// FM_demodulator
module FM_demodulator
          (
           clk,
           reset,
           clk_enable,
           inp_I,
           inp_Q,
           out_fm
          );
Size in the first run: roughly 9300 cells after synthesis, ~84000 µm² of cells after synthesis.
make LEC_CHECK=0 CAP_MARGIN=20 CELL_PAD_IN_SITES_DETAIL_PLACEMENT=0 CORE_ASPECT_RATIO=1.11 CORE_MARGIN=2 CORE_UTILIZATION=72 CTS_CLUSTER_DIAMETER=389 CTS_CLUSTER_SIZE=34 GPL_TIMING_DRIVEN=1 HOLD_SLACK_MARGIN=0.27 MAX_ROUTING_LAYER=met5 PLACE_DENSITY_LB_ADDON=0.0 SETUP_SLACK_MARGIN=-0.82 SLEW_MARGIN=25 TNS_END_PERCENT=70 finish   # period 12.2 ns
run.sh (not shown) runs the stock make flow with config.mk's settings and CLKGATE_MAP_FILE=.
The first run finished with negative setup slack left.
Edit:
CELL_PAD_IN_SITES_DETAIL_PLACEMENT = default   (was 0)
CORE_ASPECT_RATIO = default   (was 1.11)
CTS_CLUSTER_DIAMETER = default   (was 389)
CTS_CLUSTER_SIZE = 42   (was 34)
GPL_TIMING_DRIVEN = default   (was 1)
HOLD_SLACK_MARGIN = 0.29   (was 0.27)
MAX_ROUTING_LAYER = default   (was met5)
SETUP_SLACK_MARGIN = -1.14   (was -0.82)
SLEW_MARGIN = 20   (was 25)
TNS_END_PERCENT = default   (was 70)
clock period = 12.4 ns   (was 12.2 ns; I/O delays follow)
=> The changed run produced a layout that fails on negative setup slack. First-iteration DRC count decreases slightly. Non-clock buffer count decreases by 11. Setup slack improved by 0.086 ns. Die size is about the same. Cell count hardly moves. Worst hold slack got worse by 0.011 ns. Wire length decreases slightly. Synthesized cell count stays the same. Global-route usage is about the same.
Edit:
CORE_UTILIZATION = 65   (was 72)
CTS_CLUSTER_SIZE = default   (was 42)
HOLD_SLACK_MARGIN = default   (was 0.29)
PLACE_DENSITY_LB_ADDON = default   (was 0.0)
SETUP_SLACK_MARGIN = default   (was -1.14)
clock period = 16.9 ns   (was 12.4 ns; I/O delays follow)
What happened: The new run finished clean. Routed wire length rose by a few percent. Design area fell by a few percent. Global-route usage fell by 3.4 points. Worst hold slack loses 0.029 ns. Synthesized cell count stays the same. Core utilization fell by 11 points. Synthesized area does not change. Register-to-register slack gains 3.9 ns.
Edit:
ABC_AREA = 1   (was default)
CORE_UTILIZATION = 72   (was 65)
CTS_CLUSTER_DIAMETER = 301   (was default)
CTS_CLUSTER_SIZE = 99   (was default)
TNS_END_PERCENT = 15   (was default)
clock period = 16.3 ns   (was 16.9 ns; I/O delays follow)
Routed wire length climbs by 28%; utilization climbs by 4.4 points; final area drops by about 1.3%; via count climbs by about 18%; die area drops by about 7%; first-iteration DRC count climbs by about 110%; setup slack improved by 0.20 ns; area after synthesis climbs by about 3%.
Edit:
ABC_AREA = default   (was 1)
CTS_CLUSTER_DIAMETER = 397   (was 301)
CTS_CLUSTER_SIZE = default   (was 99)
PLACE_DENSITY = 0.42   (was default)
TNS_END_PERCENT = default   (was 15)
clock period = 11.7 ns   (was 16.3 ns; I/O delays follow)
After rerunning:
- Now the flow produced a layout that fails on negative setup slack
- global-route usage is lower by 11 points
- clock-buffer cell count came out higher by 8
- routed wire length decreases by 23%
- hold slack is better by 0.036 ns
- final area came out higher by 6.4%
- final cell count fell by 5.4%
- critical path depth is higher by 9
- register-to-register slack is worse by 5.0 ns
Edit:
ABC_AREA = 1   (was default)
CORE_ASPECT_RATIO = 0.5   (was default)
CTS_CLUSTER_SIZE = 94   (was default)
SETUP_SLACK_MARGIN = -1.16   (was default)
Outcome:
- The new run finished but failed the layout checks on negative setup slack
- die area increases by about 3.3%
- final area grows by about 4%
- utilization is higher by 0.20 points
- synthesized area rises by 3.2%
- fmax came out higher by about 13%
- sequential share of layout area fell by 0.14 points
- sequential cell count does not change
- via count increases by about 20%
- first-iteration DRC count climbs by 90%
- worst hold slack got worse by 0.012 ns

* * *

The RTL this note starts from:
==> flow/design.v <==
`timescale 1 ns / 1 ns
module FM_demodulator
          (
           clk,
           reset,
           clk_enable,
           inp_I,
           inp_Q,
           out_fm
          );
  input   clk;
  input   reset;
  input   clk_enable;
  input   signed [38:0] inp_I;   
  input   signed [38:0] inp_Q;   
  output  [12:0] out_fm;   
  wire enb;
  reg signed [38:0] Delay1_out1;   
  reg signed [38:0] Delay2_out1;   
  reg signed [38:0] Delay4_out1;   
  wire signed [31:0] Sum4_sub_cast;   
  wire signed [31:0] Sum4_sub_cast_1;   
  wire signed [31:0] Sum4_sub_temp;   
  wire signed [29:0] Sum4_out1;   
  wire signed [68:0] Product_mul_temp;   
  wire signed [32:0] Product_out1;   
  reg signed [38:0] Delay3_out1;   
  wire signed [30:0] Sum3_sub_cast;   
  wire signed [30:0] Sum3_sub_cast_1;   
  wire signed [30:0] Sum3_sub_temp;   
  wire signed [28:0] Sum3_out1;   
  wire signed [67:0] Product2_mul_temp;   
  wire signed [32:0] Product2_out1;   
  wire signed [31:0] Sum5_sub_cast;   
  wire signed [31:0] Sum5_sub_cast_1;   
  wire signed [31:0] Sum5_sub_temp;   
  wire [12:0] OUTPUT_rsvd;   
  reg [12:0] OUTPUT_rsvdreg;
  assign enb = clk_enable;
  always @(posedge clk or posedge reset)
    begin : Delay1_process
      if (reset == 1'b1) begin
        Delay1_out1 <= 39'sh0000000000;
      end
      else begin
        if (enb) begin
          Delay1_out1 <= inp_I;
        end
      end
    end
  always @(posedge clk or posedge reset)
    begin : Delay2_process
      if (reset == 1'b1) begin
        Delay2_out1 <= 39'sh0000000000;
      end
      else begin
        if (enb) begin
          Delay2_out1 <= inp_Q;
        end
      end
    end
  always @(posedge clk or posedge reset)
    begin : Delay4_process
      if (reset == 1'b1) begin
        Delay4_out1 <= 39'sh0000000000;
      end
      else begin
        if (enb) begin
          Delay4_out1 <= Delay2_out1;
        end
      end
    end
  assign Sum4_sub_cast = inp_Q[38:7];
  assign Sum4_sub_cast_1 = Delay4_out1[38:7];
  assign Sum4_sub_temp = Sum4_sub_cast - Sum4_sub_cast_1;
  assign Sum4_out1 = Sum4_sub_temp[29:0];
  assign Product_mul_temp = Delay1_out1 * Sum4_out1;
  assign Product_out1 = Product_mul_temp[66:34];
  always @(posedge clk or posedge reset)
    begin : Delay3_process
      if (reset == 1'b1) begin
        Delay3_out1 <= 39'sh0000000000;
      end
      else begin
        if (enb) begin
          Delay3_out1 <= Delay1_out1;
        end
      end
    end
  assign Sum3_sub_cast = inp_I[38:8];
  assign Sum3_sub_cast_1 = Delay3_out1[38:8];
  assign Sum3_sub_temp = Sum3_sub_cast - Sum3_sub_cast_1;
  assign Sum3_out1 = Sum3_sub_temp[28:0];
  assign Product2_mul_temp = Sum3_out1 * Delay2_out1;
  assign Product2_out1 = Product2_mul_temp[65:33];
  assign Sum5_sub_cast = {Product_out1[32], Product_out1[32:2]};
  assign Sum5_sub_cast_1 = {Product2_out1[32], Product2_out1[32:2]};
  assign Sum5_sub_temp = Sum5_sub_cast - Sum5_sub_cast_1;
  assign OUTPUT_rsvd = Sum5_sub_temp[29:17];
always @(posedge clk)
    begin : OUTPUT_rsvdreg_process    
        if (enb) begin
          OUTPUT_rsvdreg <= OUTPUT_rsvd;
       end
    end
  assign out_fm = OUTPUT_rsvdreg;
endmodule   
clock: 25.0 ns
lec_check: 0
cap_margin: 20
core_margin: 2
core_utilization: 40
gpl_routability_driven: 0
hold_slack_margin: 0.18
setup_slack_margin: 2.01
slew_margin: 20
==> next run, changes <==
- GPL_ROUTABILITY_DRIVEN: 0 -> not set
- HOLD_SLACK_MARGIN: 0.18 -> not set
- SETUP_SLACK_MARGIN: 2.01 -> not set
After rerunning:
- design area stays flat
- wire length stays flat
- core utilization hardly moves
- clock skew barely changes
- sequential cell count stays the same
- worst setup slack got worse by 0.24 ns
- via count goes up by 0.31%
- final cell count stays flat
==> next run, changes <==
- CORE_MARGIN: 2 -> 10
- CTS_CLUSTER_DIAMETER: not set -> 331
- CTS_CLUSTER_SIZE: not set -> 100
- PLACE_DENSITY_LB_ADDON: not set -> 0.3
- SLEW_MARGIN: 20 -> 30
- TNS_END_PERCENT: not set -> 15
Outcome: Via count is lower by 0.33%. Sequential share of layout area hardly moves. Design area is about the same. Global-route usage is lower by 2.0 points. Routed wire length drops by 0.61%. Die area grows by 7.0%. Synthesized area is unchanged. Clock skew is about the same.
==> next run, changes <==
- CAP_MARGIN: 20 -> 30
- CORE_ASPECT_RATIO: not set -> 1.48
- SLEW_MARGIN: 30 -> 25
Non-clock buffer count grows by 9. Setup slack is better by 0.049 ns. Design area stays flat. Clock-buffer cell count is unchanged.

* * *

== P ==
// FM_demodulator: RTL as listed in full above, without the edits since
clock: 12.9 ns
lec_check: 0
cap_margin: 20
cell_pad_in_sites_detail_placement: 0
core_aspect_ratio: 0.74
core_margin: 2
core_utilization: 62
cts_cluster_diameter: 151
cts_cluster_size: 100
gpl_timing_driven: 1
max_routing_layer: met4
setup_slack_margin: 3.73
slew_margin: 10
tns_end_percent: 50
The layout from P, despite a flow that completed every stage, fails the layout checks, with the failing checks listed as setup timing.
Changes in Q relative to P:
Settings: TNS_END_PERCENT now 70, was 50; CTS_CLUSTER_SIZE now 48, was 100; CORE_UTILIZATION now 47, was 62.
[summary]
Nothing crashed in Q and all stages finished; the problem is that the final layout failed, the offending checks being setup timing.
The cell area reported after detailed placement of Q is higher than that of P.
Changes observed in Q relative to P: total number of H-tree levels about even, share of final layout cell area taken by clock buffers and inverters held steady, die size rose by 32%, number of max-capacitance violations reported did not really move.
Comparing Q against P, there is no change at all in cell total in the yosys stat output.
--- input diff Q..R ---
Settings: CELL_PAD_IN_SITES_GLOBAL_PLACEMENT: unset -> 3; CORE_UTILIZATION: 47 -> 46; CTS_CLUSTER_SIZE: 48 -> 44; PLACE_DENSITY_LB_ADDON: unset -> 0.19; ABC_AREA: unset -> 1; GPL_ROUTABILITY_DRIVEN: unset -> 0; TNS_END_PERCENT: 70 -> 90; SLEW_MARGIN: 10 -> 30; HOLD_SLACK_MARGIN: unset -> 0.04; CORE_MARGIN: 2 -> 7; MIN_ROUTING_LAYER: unset -> met2.
--- outcome ---
R did not run to completion, as it errored out during global routing. Instance tally after logic synthesis: R vs Q up 1272. Comparing Q against R, there is no change at all in async set-reset flop share out of synthesis. Of R and Q, it is R that has the higher final HPWL from detailed placement. Sequential cell area fraction in the yosys report of R is on par with Q. On die size, Q beats R.
## Diff of input files: S against R
Settings: TNS_END_PERCENT changed from 90 to 20; CORE_UTILIZATION changed from 46 to 63; CORE_MARGIN changed from 7 to 2; CTS_CLUSTER_SIZE changed from 44 to 100; HOLD_SLACK_MARGIN removed (was 0.04); CELL_PAD_IN_SITES_GLOBAL_PLACEMENT removed (was 3); GPL_ROUTABILITY_DRIVEN removed (was 0); ABC_AREA removed (was 1); PLACE_DENSITY_LB_ADDON removed (was 0.19); SLEW_MARGIN changed from 30 to 10; MIN_ROUTING_LAYER removed (was met2).
Notes after the runs:
- STATUS run=S STAGES=ALL_DONE FINAL_CHECKS=FAILED CAUSE=setup timing
- Flow for R halted at global routing, error code GRT-0116.
- On fraction of registers with async set/reset, R and S are basically level.
- Between S and R, it is S whose post-synthesis share of cell area spent on and-or and or-and gates is lower, by 0.93 points.
- Between R and S, portion of netlist area occupied by mux cells is higher for S, R comes in under that.
- Sort R and S by worst setup slack after placement desc -> top: R
